## ted
module ted
(
	input         clk,				 
	input         reset,
	input  [15:0] addr_in,
	output [15:0] addr_out,
	input   [7:0] data_in,
	output  [7:0] data_out,
	input         rw,
	output        cpuclk,			 
	output  [6:0] color,				 
	output        csync,
	output reg    hsync,
	output reg    vsync,
	output reg    hblank,
	output reg    vblank_out,
	input         wide,
	output        ce_pix,
	output        irq,
	output        ba,
	output reg    cs_io,
	output reg    cs_ram,
	output reg    cs0,
	output reg    cs1,
	output reg    aec,
	output  [4:0] snd,
	output        pal,
	input   [7:0] k,
	input   [1:0] tvmode,
	output        cpuenable			 
);
Settings: LEC_CHECK=0, CAP_MARGIN=20, CORE_MARGIN=2, CORE_UTILIZATION=72, CTS_CLUSTER_SIZE=49, MAX_ROUTING_LAYER=met4, PLACE_DENSITY_LB_ADDON=0.0, SETUP_SLACK_MARGIN=1.74, SLEW_MARGIN=20; clock period 6.13 ns.
run.sh (not shown) runs the stock make flow with config.mk's settings and CLKGATE_MAP_FILE=.
==> next run, changes <==
ABC_AREA = 1   (was default)
CTS_CLUSTER_SIZE = 98   (was 49)
MAX_ROUTING_LAYER = default   (was met4)
PLACE_DENSITY = 0.39   (was default)
PLACE_DENSITY_LB_ADDON = default   (was 0.0)
SETUP_SLACK_MARGIN = default   (was 1.74)
clock period = 3.31 ns   (was 6.13 ns; I/O delays follow)
Sequential power goes up by well over a third.
Cell area goes up by a few percent.
Core utilization goes up by 3.2 points.
Area after synthesis barely changes.
Total power goes up by well over a third.
Routed wire length goes up by roughly a tenth.
Via count goes up by roughly a tenth.
Worst setup slack loses 1.7 ns.
Global-route usage goes up by 3.8 points.
==> next run, changes <==
CORE_UTILIZATION = 62   (was 72)
CTS_CLUSTER_SIZE = default   (was 98)
PLACE_DENSITY = default   (was 0.39)
clock period = 8.2 ns   (was 3.31 ns; I/O delays follow)
The changed run ran to the end with no violations; routed wire length falls by about 9%; combinational power falls by about 60%; core utilization falls by 14 points; clock skew falls by 0.0079 ns; clock-buffer cell count rises by 14; die area rises by 16%; total power falls by 61%.
==> next run, changes <==
ABC_AREA = default   (was 1)
CORE_UTILIZATION = 70   (was 62)
CTS_CLUSTER_SIZE = 43   (was default)
SETUP_SLACK_MARGIN = 0.87   (was default)
clock period = 3.49 ns   (was 8.2 ns; I/O delays follow)
=> Worst setup slack got worse by 2.5 ns; non-clock buffer count increases by 228; combinational power goes up by well over a third; via count is higher by a few percent; synthesized area barely changes; clock power rises by well over a third; register-to-register slack is worse by 2.3 ns; wire length goes up by a few percent; first-iteration DRC count is higher by a little under a tenth; total power increases by well over a third; clock-buffer cell count goes up by 4.
==> next run, changes <==
CORE_UTILIZATION = 40   (was 70)
CTS_CLUSTER_SIZE = default   (was 43)
SETUP_SLACK_MARGIN = default   (was 0.87)
clock period = 5.95 ns   (was 3.49 ns; I/O delays follow)
Outcome:
- The new run completed with no timing, DRC or antenna violations
- register-to-register slack gains 0.80 ns
- first-iteration DRC count came out lower by 21%
- setup slack gains 1.0 ns
- via count came out lower by 8.0%
- core utilization came out lower by 35 points
==> next run, changes <==
CORE_UTILIZATION = 70   (was 40)
SETUP_SLACK_MARGIN = 0.52   (was default)
clock period = 3.68 ns   (was 5.95 ns; I/O delays follow)
Outcome:
- non-clock buffer count increases by 135
- critical path depth stays the same
- sequential share of layout area increases by 0.22 points
- routed wire length increases by 7.6%
- combinational power increases by 69%
- count of clock-buffer cells in the layout decreases by 30
- die area decreases by 42%
- worst hold slack is better by 0.023 ns

========
Starting RTL as in the previous note.
export LEC_CHECK = 0
export ABC_AREA = 1
export CAP_MARGIN = 20
export CORE_ASPECT_RATIO = 1.5
export CORE_MARGIN = 2
export CORE_UTILIZATION = 40
export CTS_CLUSTER_SIZE = 73
export SLEW_MARGIN = 20
create_clock -name core_clock -period 10.0 [get_ports {clk}]
==> next run, changes <==
- ABC_AREA: 1 -> default
- CORE_ASPECT_RATIO: 1.5 -> default
- CTS_CLUSTER_SIZE: 73 -> default
- clock period: 10.0 -> 3.5 ns (I/O delays scaled with it)
Result:
- The new run went through all stages and came out clean
- routed wire length goes down by a few percent
- synthesized cell count is lower by a little under a tenth
- first-iteration DRC count increases by a quarter to a third
- worst hold slack loses 73 ps
- sequential cell count does not change
- worst setup slack got worse by 3800 ps
==> next run, changes <==
- CORE_UTILIZATION: 40 -> 14
- clock period: 3.5 -> 15.0 ns (I/O delays scaled with it)
What happened: Sequential share of layout area drops by 1.1 points; utilization shrinks by 30 points; final area came out higher by 2.8%; global-route usage decreases by 17 points; sequential cell count is unchanged.

========
Starting RTL as in the previous note.
make LEC_CHECK=0 CAP_MARGIN=40 CELL_PAD_IN_SITES_GLOBAL_PLACEMENT=3 CORE_MARGIN=2 CORE_UTILIZATION=70 CTS_CLUSTER_DIAMETER=400 GPL_ROUTABILITY_DRIVEN=1 GPL_TIMING_DRIVEN=0 MAX_ROUTING_LAYER=met5 PLACE_DENSITY_LB_ADDON=0.29 SETUP_SLACK_MARGIN=-0.05 SLEW_MARGIN=40 finish   # period 6.0 ns
The baseline failed in 3_1_place_gp_skip_io.
Rerun with:
Settings changed: CAP_MARGIN 40 to 0, CELL_PAD_IN_SITES_GLOBAL_PLACEMENT 3 to not set, CTS_CLUSTER_DIAMETER 400 to not set, CTS_CLUSTER_SIZE set to 43, GPL_ROUTABILITY_DRIVEN 1 to not set, GPL_TIMING_DRIVEN 0 to not set, MAX_ROUTING_LAYER met5 to not set, PLACE_DENSITY_LB_ADDON 0.29 to not set, SETUP_SLACK_MARGIN -0.05 to 0.64, SLEW_MARGIN 40 to 20.
Clock period 6.0 ns to 3.31 ns, I/O delays scaled along.
What happened: With this change the flow went through all stages and came out clean; die size is unchanged; synthesized cell count is unchanged; synthesized area is unchanged.
Rerun with:
Settings changed: ABC_AREA set to 1, CORE_ASPECT_RATIO set to 0.7, CORE_UTILIZATION 70 to 72, CTS_CLUSTER_DIAMETER set to 365, CTS_CLUSTER_SIZE 43 to 11, PLACE_DENSITY set to 0.39, SETUP_SLACK_MARGIN 0.64 to 0.99, TNS_END_PERCENT set to 5.
Die area fell by about 3%. Worst hold slack gets worse by 15 ps. Wire length rose by 16%. Utilization rose by 2.6 points.
Rerun with:
Settings changed: CAP_MARGIN 0 to 40, HOLD_SLACK_MARGIN set to 0.29.
- The changed run ran to the end with no violations
- hold slack gains 6.1 ps
- sequential cell count stays the same
- first-iteration DRC count drops by 8.2%
- clock power hardly moves
- routed wire length decreases by 4.1%
- utilization fell by 0.39 points
- non-clock buffer count shrinks by 23
- power is about the same
- design area went down by 0.47%
Rerun with:
Settings changed: ABC_AREA 1 to not set, CAP_MARGIN 40 to 20, CORE_ASPECT_RATIO 0.7 to not set, CTS_CLUSTER_DIAMETER 365 to 359, CTS_CLUSTER_SIZE 11 to not set, HOLD_SLACK_MARGIN 0.29 to not set, PLACE_DENSITY 0.39 to not set, PLACE_DENSITY_LB_ADDON set to 0.0, SETUP_SLACK_MARGIN 0.99 to not set.
Clock period 3.31 ns to 6.13 ns, I/O delays scaled along.
Effect: Routed wire length decreases by 14%; clock-buffer cell count increases by 41; clock power drops by 38%; cell area came out lower by 3.5%; register-to-register slack improves by 2000 ps; area after synthesis hardly moves; flip-flop count stays the same; die size hardly moves.

========
Setup of run A:
Starting RTL as in the previous note.
export LEC_CHECK = 0
export ABC_AREA = 0
export CAP_MARGIN = 20
export CELL_PAD_IN_SITES_GLOBAL_PLACEMENT = 0
export CORE_MARGIN = 2
export CORE_UTILIZATION = 40
export CTS_CLUSTER_DIAMETER = 332
export GPL_ROUTABILITY_DRIVEN = 0
export GPL_TIMING_DRIVEN = 0
export HOLD_SLACK_MARGIN = -0.05
export MAX_ROUTING_LAYER = met4
export MIN_ROUTING_LAYER = met2
export SETUP_SLACK_MARGIN = 1.83
export SLEW_MARGIN = 35
create_clock -name core_clock -period 10.0 [get_ports {clk}]
Run A failed in global routing with GRT-0116.
Edits applied to the flow inputs when going from run A to run B:
Settings: HOLD_SLACK_MARGIN no longer set, was -0.05; MAX_ROUTING_LAYER no longer set, was met4; SLEW_MARGIN now 20, was 35; CELL_PAD_IN_SITES_GLOBAL_PLACEMENT no longer set, was 0; GPL_ROUTABILITY_DRIVEN no longer set, was 0; SETUP_SLACK_MARGIN no longer set, was 1.83; ABC_AREA no longer set, was 0; MIN_ROUTING_LAYER no longer set, was met2.
## What came out
Run B has completed all stages; timing, DRC and antenna checks passed. Number of instances in the synthesized netlist: run A vs run B, no meaningful difference. Comparing run B with run A, the number of sinks handled by clock tree synthesis came out essentially unchanged. Going from run A to run B, the number of buffers created by CTS was found to have gone up by 4. Taking run A as the reference, in run B post-CTS repair timing setup buffer count roughly the same; die size roughly the same.
Edits applied to the flow inputs when going from run B to run C:
Settings: a deleted CTS_CLUSTER_DIAMETER that had been 332; a change of CORE_UTILIZATION from 40 to 59; a deleted GPL_TIMING_DRIVEN that had been 0; a change of the clock period (ns, I/O delays scaled along) from 10.0 to 5.27.
[summary]
- From run C to run B, net count entering floorplan did not move at all.
- Run B → run C: total area of sequential cells stayed essentially flat; sequential share of layout area went up by 1.4 points; core area lower; core utilization picked up an extra 20 points.
- Run C vs run B: cell area down
- The lower setup slack came out of run C.

========
ted again, from the RTL that the note above started with.
Design ted, start of the top module:
module ted
(
	input         clk,				 
	input         reset,
	input  [15:0] addr_in,
	output [15:0] addr_out,
	input   [7:0] data_in,
	output  [7:0] data_out,
	input         rw,
	output        cpuclk,			 
	output  [6:0] color,				 
	output        csync,
	output reg    hsync,
	output reg    vsync,
	output reg    hblank,
	output reg    vblank_out,
	input         wide,
	output        ce_pix,
	output        irq,
	output        ba,
	output reg    cs_io,
	output reg    cs_ram,
	output reg    cs0,
	output reg    cs1,
	output reg    aec,
	output  [4:0] snd,
	output        pal,
	input   [7:0] k,
	input   [1:0] tvmode,
	output        cpuenable			 
);
Settings: LEC_CHECK=0, CAP_MARGIN=20, CORE_MARGIN=2, CORE_UTILIZATION=72, CTS_CLUSTER_DIAMETER=358, CTS_CLUSTER_SIZE=22, PLACE_DENSITY_LB_ADDON=0.0, SLEW_MARGIN=20; clock period 6.13 ns.
Rerun with:
Settings changed: CTS_CLUSTER_DIAMETER 358 to unset, CTS_CLUSTER_SIZE 22 to unset, PLACE_DENSITY_LB_ADDON 0.0 to unset, SETUP_SLACK_MARGIN set to 0.85.
Clock period 6.13 ns to 3.39 ns, I/O delays scaled along.
Effect:
- sequential share of layout area goes down by 4.0 points
- sequential power went up by 80%
- power came out higher by 130%
- cell count grows by 5.2%
- cell area rose by 10%
Rerun with:
Settings changed: PLACE_DENSITY_LB_ADDON set to 0.0, SETUP_SLACK_MARGIN 0.85 to unset.
Clock period 3.39 ns to 6.13 ns, I/O delays scaled along.
=>
- The changed run produced a clean layout
- synthesized area stays the same
- clock power shrinks by well over a third
- power came out lower by well over a third
- worst setup slack gets better by 1.4 ns
- die size stays the same
- global-route usage went down by 2.5 points
- via count went down by a few percent
- design area fell by a few percent
- count of clock-buffer cells in the layout drops by 4
- final cell count is lower by a few percent
- core utilization went down by 4.4 points
Rerun with:
Settings changed: CTS_CLUSTER_SIZE set to 49, PLACE_DENSITY_LB_ADDON 0.0 to unset, SETUP_SLACK_MARGIN set to 0.58.
Clock period 6.13 ns to 3.31 ns, I/O delays scaled along.
First-iteration DRC count goes up by 16%.
Area after synthesis does not change.
Clock power goes up by 82%.
Power goes up by 84%.
Wire length goes up by 12%.
Non-clock buffer count goes up by 253.
Clock skew goes up by 0.0094 ns.
Die area does not change.
Setup slack gets worse by 1.5 ns.
Rerun with:
Settings changed: ABC_AREA set to 1, CAP_MARGIN 20 to 0, CORE_ASPECT_RATIO set to 0.7, CTS_CLUSTER_DIAMETER set to 365, CTS_CLUSTER_SIZE 49 to 11, HOLD_SLACK_MARGIN set to 0.29, PLACE_DENSITY set to 0.39, SETUP_SLACK_MARGIN 0.58 to 0.99, TNS_END_PERCENT set to 5.
Result:
- clock-buffer cell count is lower by 35
- sequential power hardly moves
- core utilization is higher by 0.75 points
Rerun with:
Settings changed: ABC_AREA 1 to unset, CORE_ASPECT_RATIO 0.7 to 0.89, CTS_CLUSTER_DIAMETER 365 to unset, CTS_CLUSTER_SIZE 11 to 43, HOLD_SLACK_MARGIN 0.29 to -0.08, PLACE_DENSITY 0.39 to unset, SETUP_SLACK_MARGIN 0.99 to 0.64, TNS_END_PERCENT 5 to unset.
Outcome: Total power grows by 5.3%; combinational power shrinks by about 10%; count of clock-buffer cells in the layout grows by 34; maximum frequency shrinks by 0.53%; synthesized area is about the same; clock power grows by about 10%; core utilization grows by 0.10 points; via count barely changes; worst setup slack got worse by 0.017 ns; register-to-register slack improved by 0.17 ns.

========
Setup of run 1:
Starting RTL as in the previous note.
// ted
module ted
(
	input         clk,				 
	input         reset,
	input  [15:0] addr_in,
	output [15:0] addr_out,
	input   [7:0] data_in,
	output  [7:0] data_out,
	input         rw,
	output        cpuclk,			 
	output  [6:0] color,				 
	output        csync,
	output reg    hsync,
	output reg    vsync,
	output reg    hblank,
	output reg    vblank_out,
	input         wide,
	output        ce_pix,
	output        irq,
	output        ba,
	output reg    cs_io,
	output reg    cs_ram,
	output reg    cs0,
	output reg    cs1,
	output reg    aec,
	output  [4:0] snd,
	output        pal,
	input   [7:0] k,
	input   [1:0] tvmode,
	output        cpuenable			 
);
Settings: LEC_CHECK=0, ABC_AREA=1, CAP_MARGIN=35, CORE_ASPECT_RATIO=1.5, CORE_MARGIN=3, CORE_UTILIZATION=65, CTS_CLUSTER_SIZE=73, HOLD_SLACK_MARGIN=0.22, MAX_ROUTING_LAYER=met4, SLEW_MARGIN=20; clock period 10.0 ns.
Run 1 has completed all stages; timing, DRC and antenna checks passed.
Input changes introduced in run 2 (baseline for comparison: run 1):
# run 1
export LEC_CHECK = 0
export ABC_AREA = 1
export CAP_MARGIN = 35
export CORE_ASPECT_RATIO = 1.5
export CORE_MARGIN = 3
export CORE_UTILIZATION = 65
export CTS_CLUSTER_SIZE = 73
export HOLD_SLACK_MARGIN = 0.22
export MAX_ROUTING_LAYER = met4
export SLEW_MARGIN = 20
create_clock -name core_clock -period 10.0 [get_ports {clk}]
# run 2
export LEC_CHECK = 0
export ABC_AREA = 1
export CAP_MARGIN = 20
export CORE_MARGIN = 2
export CORE_UTILIZATION = 40
export CTS_CLUSTER_DIAMETER = 332
export GPL_TIMING_DRIVEN = 0
export SETUP_SLACK_MARGIN = 1.83
export SLEW_MARGIN = 35
create_clock -name core_clock -period 10.0 [get_ports {clk}]
==> comparison <==
Run 1 -> run 2: number of CTS-inserted buffers increased by more than a quarter
Routed wire length for run 2: 23 mm up relative to run 1
Run 1 vs run 2, power group with the largest share: registers vs clock
Summary: with run 1 as the reference, average routed wire per standard cell in run 2 moved up slightly.
From run 2 to run 1, cell count of the worst hold path did not move at all.
Compared to run 1, run 2 has count of cell instances traversed by the critical path 3 lower.
Run 2 consumes more power than run 1 does.
Share of power burned in the clock network in run 2 vs run 1: up 3.9 points
Input-level comparison between run 3 and run 2:
# run 2
export LEC_CHECK = 0
export ABC_AREA = 1
export CAP_MARGIN = 20
export CORE_MARGIN = 2
export CORE_UTILIZATION = 40
export CTS_CLUSTER_DIAMETER = 332
export GPL_TIMING_DRIVEN = 0
export SETUP_SLACK_MARGIN = 1.83
export SLEW_MARGIN = 35
create_clock -name core_clock -period 10.0 [get_ports {clk}]
# run 3
export LEC_CHECK = 0
export ABC_AREA = 1
export CAP_MARGIN = 20
export CORE_ASPECT_RATIO = 1.5
export CORE_MARGIN = 3
export CORE_UTILIZATION = 37
export CTS_CLUSTER_SIZE = 73
export MAX_ROUTING_LAYER = met4
export SLEW_MARGIN = 20
create_clock -name core_clock -period 10.0 [get_ports {clk}]
--- outcome ---
Taking run 2 over run 3, the clock power ratio works out to 1.10.
Taking run 2 as the reference, in run 3 detailed-route wire length per cell went down; total routing resource utilization after global routing -3.9 points; sequential power share increased by 2.5 points relative to the old numbers.
Sort run 2 and run 3 by layout overhead on the synthesized area asc -> top: run 3
Run 3 against run 2: smallest setup slack after layout went up 0.14 ns; shortest clock period the worst path allows after layout decreased by 0.14 ns relative to the old numbers; number of non-filler instances in the completed layout lower.
Compared with run 2, in run 3 post-synthesis instance area did not really move; fraction of area in registers went up; clock-buffer cell count went down.
### run 3 -> run 4
# run 3
export LEC_CHECK = 0
export ABC_AREA = 1
export CAP_MARGIN = 20
export CORE_ASPECT_RATIO = 1.5
export CORE_MARGIN = 3
export CORE_UTILIZATION = 37
export CTS_CLUSTER_SIZE = 73
export MAX_ROUTING_LAYER = met4
export SLEW_MARGIN = 20
create_clock -name core_clock -period 10.0 [get_ports {clk}]
# run 4
export LEC_CHECK = 0
export ABC_AREA = 1
export CAP_MARGIN = 20
export CELL_PAD_IN_SITES_GLOBAL_PLACEMENT = 2
export CORE_MARGIN = 2
export CORE_UTILIZATION = 40
export CTS_CLUSTER_DIAMETER = 332
export GPL_ROUTABILITY_DRIVEN = 0
export GPL_TIMING_DRIVEN = 0
export HOLD_SLACK_MARGIN = -0.05
export SETUP_SLACK_MARGIN = 1.83
export SLEW_MARGIN = 35
create_clock -name core_clock -period 10.0 [get_ports {clk}]
## What came out
TritonCTS buffer count up 24 in run 4 wrt run 3
Diff run 3 -> run 4: count of clock-buffer cells in the layout went up by 24%; largest net degree at the start of global routing went down by 214; clock skew after layout went down by 0.061 ns; total power went up by 6.1%.
Power and IR drop assume default switching activity.
